==> run E <==
==> flow/design.v <==
`timescale 1ns/1ps
package nn_pkg;
 localparam int K_SIZE = 3;
 localparam int PROD_W = 17;
 localparam int ACC_CONV_W = PROD_W + $clog2(K_SIZE*K_SIZE);
 localparam int RES_W = ACC_CONV_W + 1;
 localparam int W_W = 8;
 localparam int ACC_FC_W = 40;
 localparam int SHIFT_NORM = 6;
endpackage
`timescale 1ns/1ps
module window_gen_3x3_flat #(
 parameter int IMG_W = 8,
 parameter int IMG_H = 8
)(
 input logic clk,
 input logic rst,
 input logic in_valid,
 input logic signed [8:0] in_pixel,
 output logic win_valid,
 output logic [80:0] win_flat,  
 output logic [$clog2(IMG_W)-1:0] out_x,
 output logic [$clog2(IMG_H)-1:0] out_y
);
 logic signed [8:0] line1 [0:IMG_W-1];
 logic signed [8:0] line2 [0:IMG_W-1];
 logic signed [8:0] s0[0:2], s1[0:2], s2[0:2];
 int unsigned x, y;
 integer k;
 task automatic put9(input int idx, input logic signed [8:0] val);
 begin
 win_flat[idx*9 +: 9] <= val;
 end
 endtask
 always_ff @(posedge clk) begin
 if (rst) begin
 x <= 0; y <= 0;
 win_valid <= 0;
 out_x <= '0; out_y <= '0;
 win_flat <= '0;
 for (k = 0; k < IMG_W; k = k + 1) begin
 line1[k] <= '0;
 line2[k] <= '0;
 end
 for (k = 0; k < 3; k = k + 1) begin
 s0[k] <= '0; s1[k] <= '0; s2[k] <= '0;
 end
 end else begin
 win_valid <= 0;
 if (in_valid) begin
 s0[0] <= s0[1]; s0[1] <= s0[2]; s0[2] <= line2[x];
 s1[0] <= s1[1]; s1[1] <= s1[2]; s1[2] <= line1[x];
 s2[0] <= s2[1]; s2[1] <= s2[2]; s2[2] <= in_pixel;
 line2[x] <= line1[x];
 line1[x] <= in_pixel;
 if (y >= 2 && x >= 2) begin
 put9(0, s0[1]); put9(1, s0[2]); put9(2, line2[x]);
 put9(3, s1[1]); put9(4, s1[2]); put9(5, line1[x]);
 put9(6, s2[1]); put9(7, s2[2]); put9(8, in_pixel);
 win_valid <= 1;
 out_x <= x - 2;
 out_y <= y - 2;
 end
 if (x == IMG_W-1) begin
 x <= 0;
 if (y != IMG_H-1) y <= y + 1;
 else y <= 0;
 end else begin
 x <= x + 1;
 end
 end
 end
 end
endmodule
`timescale 1ns/1ps
import nn_pkg::*;
module nn_block_flat #(
 parameter int SHIFT_NORM = nn_pkg::SHIFT_NORM
)(
 input logic clk,
 input logic rst,
 input logic [80:0] win_flat,
 input logic signed [7:0] k00, k01, k02,
 input logic signed [7:0] k10, k11, k12,
 input logic signed [7:0] k20, k21, k22,
 input logic signed [7:0] bias,
 input logic signed [7:0] scale,
 input logic signed [7:0] offset,
 input logic signed [W_W-1:0] w0,
 input logic signed [W_W-1:0] w1,
 input logic signed [W_W-1:0] w2,
 output logic signed [RES_W-1:0] conv_result,
 output logic signed [RES_W-1:0] norm_result,
 output logic signed [ACC_FC_W-1:0] acc0,
 output logic signed [ACC_FC_W-1:0] acc1,
 output logic signed [ACC_FC_W-1:0] acc2
);
 function automatic logic signed [8:0] pix(input int idx);
 begin
 pix = $signed(win_flat[idx*9 +: 9]);
 end
 endfunction
 integer signed sum_temp;
 integer signed sum_next;
 always_comb begin
 sum_temp =
 pix(0)*k00 + pix(1)*k01 + pix(2)*k02 +
 pix(3)*k10 + pix(4)*k11 + pix(5)*k12 +
 pix(6)*k20 + pix(7)*k21 + pix(8)*k22;
 sum_next = (sum_temp <<< 1) + $signed(bias);
 end
 logic signed [RES_W-1:0] conv_reg;
 always_ff @(posedge clk) begin
 if (rst) conv_reg <= '0;
 else conv_reg <= sum_next[RES_W-1:0];
 end
 always_ff @(posedge clk) begin
 if (rst) conv_result <= '0;
 else conv_result <= conv_reg;
 end
 localparam int PROD_W = RES_W + 8;
 logic signed [PROD_W-1:0] prod;
 integer signed prod_shifted;
 integer signed sum_off;
 integer signed norm_next;
 always_comb begin
 prod = $signed(conv_reg) * $signed(scale);
 if (SHIFT_NORM > 0) prod_shifted = $signed(prod) >>> SHIFT_NORM;
 else if (SHIFT_NORM < 0) prod_shifted = $signed(prod) <<< (-SHIFT_NORM);
 else prod_shifted = $signed(prod);
 sum_off = prod_shifted + $signed(offset);
 norm_next = (sum_off < 0) ? 0 : sum_off;
 end
 always_ff @(posedge clk) begin
 if (rst) norm_result <= '0;
 else norm_result <= norm_next[RES_W-1:0];
 end
 always_comb begin
 acc0 = $signed(norm_result) * $signed(w0);
 acc1 = $signed(norm_result) * $signed(w1);
 acc2 = $signed(norm_result) * $signed(w2);
 end
endmodule
`timescale 1ns/1ps
import nn_pkg::*;
module nn_image_top #(
 parameter int IMG_W = 8,
 parameter int IMG_H = 8
)(
 input logic clk,
 input logic rst,
 input logic in_valid,
 input logic signed [8:0] in_pixel,
 input logic signed [7:0] k00, k01, k02,
 input logic signed [7:0] k10, k11, k12,
 input logic signed [7:0] k20, k21, k22,
 input logic signed [7:0] bias,
 input logic signed [7:0] scale,
 input logic signed [7:0] offset,
 input logic signed [W_W-1:0] w0,
 input logic signed [W_W-1:0] w1,
 input logic signed [W_W-1:0] w2,
 output logic out_valid,
 output logic signed [RES_W-1:0] conv_result,
 output logic signed [RES_W-1:0] norm_result,
 output logic signed [ACC_FC_W-1:0] acc0,
 output logic signed [ACC_FC_W-1:0] acc1,
 output logic signed [ACC_FC_W-1:0] acc2,
 output logic [$clog2(IMG_W)-1:0] out_x,
 output logic [$clog2(IMG_H)-1:0] out_y
);
 logic win_valid;
 logic [80:0] win_flat;  
 logic [$clog2(IMG_W)-1:0] win_x;
 logic [$clog2(IMG_H)-1:0] win_y;
 window_gen_3x3_flat #(
 .IMG_W(IMG_W),
 .IMG_H(IMG_H)
 ) u_win (
 .clk (clk),
 .rst (rst),
 .in_valid (in_valid),
 .in_pixel (in_pixel),
 .win_valid(win_valid),
 .win_flat (win_flat),
 .out_x (win_x),
 .out_y (win_y)
 );
 nn_block_flat #(
 .SHIFT_NORM(SHIFT_NORM)
 ) u_core (
 .clk (clk),
 .rst (rst),
 .win_flat (win_flat),
 .k00(k00), .k01(k01), .k02(k02),
 .k10(k10), .k11(k11), .k12(k12),
 .k20(k20), .k21(k21), .k22(k22),
 .bias (bias),
 .scale (scale),
 .offset (offset),
 .w0(w0),
 .w1(w1),
 .w2(w2),
 .conv_result(conv_result),
 .norm_result(norm_result),
 .acc0(acc0),
 .acc1(acc1),
 .acc2(acc2)
 );
 logic [1:0] vpipe;
 logic [$clog2(IMG_W)-1:0] x_pipe0, x_pipe1;
 logic [$clog2(IMG_H)-1:0] y_pipe0, y_pipe1;
 always_ff @(posedge clk) begin
 if (rst) begin
 vpipe <= 2'b00;
 x_pipe0 <= '0; x_pipe1 <= '0;
 y_pipe0 <= '0; y_pipe1 <= '0;
 end else begin
 vpipe <= {vpipe[0], win_valid};
 if (win_valid) begin
 x_pipe0 <= win_x;
 y_pipe0 <= win_y;
 end
 x_pipe1 <= x_pipe0;
 y_pipe1 <= y_pipe0;
 end
 end
 assign out_valid = vpipe[1];
 assign out_x = x_pipe1;
 assign out_y = y_pipe1;
endmodule
==> flow/run.sh <==
#!/bin/bash
# the make line also repeats each setting of config.mk as NAME=value (left out here)
make -C /OpenROAD-flow-scripts/flow DESIGN_CONFIG=/design/flow/config.mk WORK_HOME=/design/flow/orfs CLKGATE_MAP_FILE= finish
==> flow/config.mk <==
export PLATFORM = sky130hd
export DESIGN_NAME = nn_image_top
export DESIGN_NICKNAME = nn_image_top
export VERILOG_FILES = /design/flow/design.v
export SDC_FILE = /design/flow/constraint.sdc
export NUM_CORES = 4
export LEC_CHECK = 0
export CAP_MARGIN = 20
export CORE_MARGIN = 2
export CORE_UTILIZATION = 61
export CTS_CLUSTER_DIAMETER = 28
export SETUP_SLACK_MARGIN = 2.55
export SLEW_MARGIN = 20
export TNS_END_PERCENT = 5
==> flow/constraint.sdc <==
create_clock -name core_clock -period 9.7 [get_ports {clk}]
set_input_delay 1.9400 -clock core_clock [delete_from_list [all_inputs] [get_ports {clk}]]
set_output_delay 1.9400 -clock core_clock [all_outputs]
set_load 0.01 [all_outputs]
==> run P (differences from run E) <==
==> flow/config.mk (replaced) <==
export PLATFORM = sky130hd
export DESIGN_NAME = nn_image_top
export DESIGN_NICKNAME = nn_image_top
export VERILOG_FILES = /design/flow/design.v
export SDC_FILE = /design/flow/constraint.sdc
export NUM_CORES = 4
export LEC_CHECK = 0
export ABC_AREA = 1
export CAP_MARGIN = 30
export CELL_PAD_IN_SITES_DETAIL_PLACEMENT = 1
export CORE_ASPECT_RATIO = 1.04
export CORE_MARGIN = 7
export CORE_UTILIZATION = 42
export CTS_CLUSTER_DIAMETER = 378
export CTS_CLUSTER_SIZE = 57
export GPL_TIMING_DRIVEN = 0
export HOLD_SLACK_MARGIN = 0.07
export MAX_ROUTING_LAYER = met5
export PLACE_DENSITY = 0.94
export SETUP_SLACK_MARGIN = 0.79
export SLEW_MARGIN = 20
export TNS_END_PERCENT = 15
==> flow/constraint.sdc (replaced) <==
create_clock -name core_clock -period 13.1 [get_ports {clk}]
set_input_delay 2.6200 -clock core_clock [delete_from_list [all_inputs] [get_ports {clk}]]
set_output_delay 2.6200 -clock core_clock [all_outputs]
set_load 0.01 [all_outputs]
==> qor summary <==
quantity	run P	run E
Count of input and output buffers	237	302
Initial core utilization	0.424	0.613
Placed insts	12,800	9,691
Post-synthesis sequential area ratio	0.133	0.145
Result of the run	aborted with a tool error	failed layout checks
Last stage reached	global routing	-
Reasons for failing layout checks	-	negative setup slack
Full die area	193,000 um2	117,000 um2
Count of cells resized by post-cts repair	93	718
Die X	431 um	342 um
Num rows	158	124
Yosys cell count	10,200	7,516
Post-Synth AOI/OAI Area	0.0582	0.0604
Floorplan die height	447 um	342 um
Netlist area before placement	75,800 um2	69,800 um2
Gpl congestion	0.996	0.941
MUX area fraction	0.00106	0.0207
Post-synthesis adder-cell area fraction	0.420	0.456
Xor/xnor cell area share of the yosys netlist	0.0330	0.0468
Detailed Place HPWL	356 mm	143 mm
Core region area	179,000 um2	114,000 um2
Unique cell type count in the Yosys netlist	48	66
Simple-gate portion of the synthesized area	0.194	0.170
Area share of the largest cell type after synthesis	0.324	0.352
Number of buffers added by the clock tree synthesis step	11	91
Summed standard-cell area reported by yosys	75,800 um2	69,800 um2
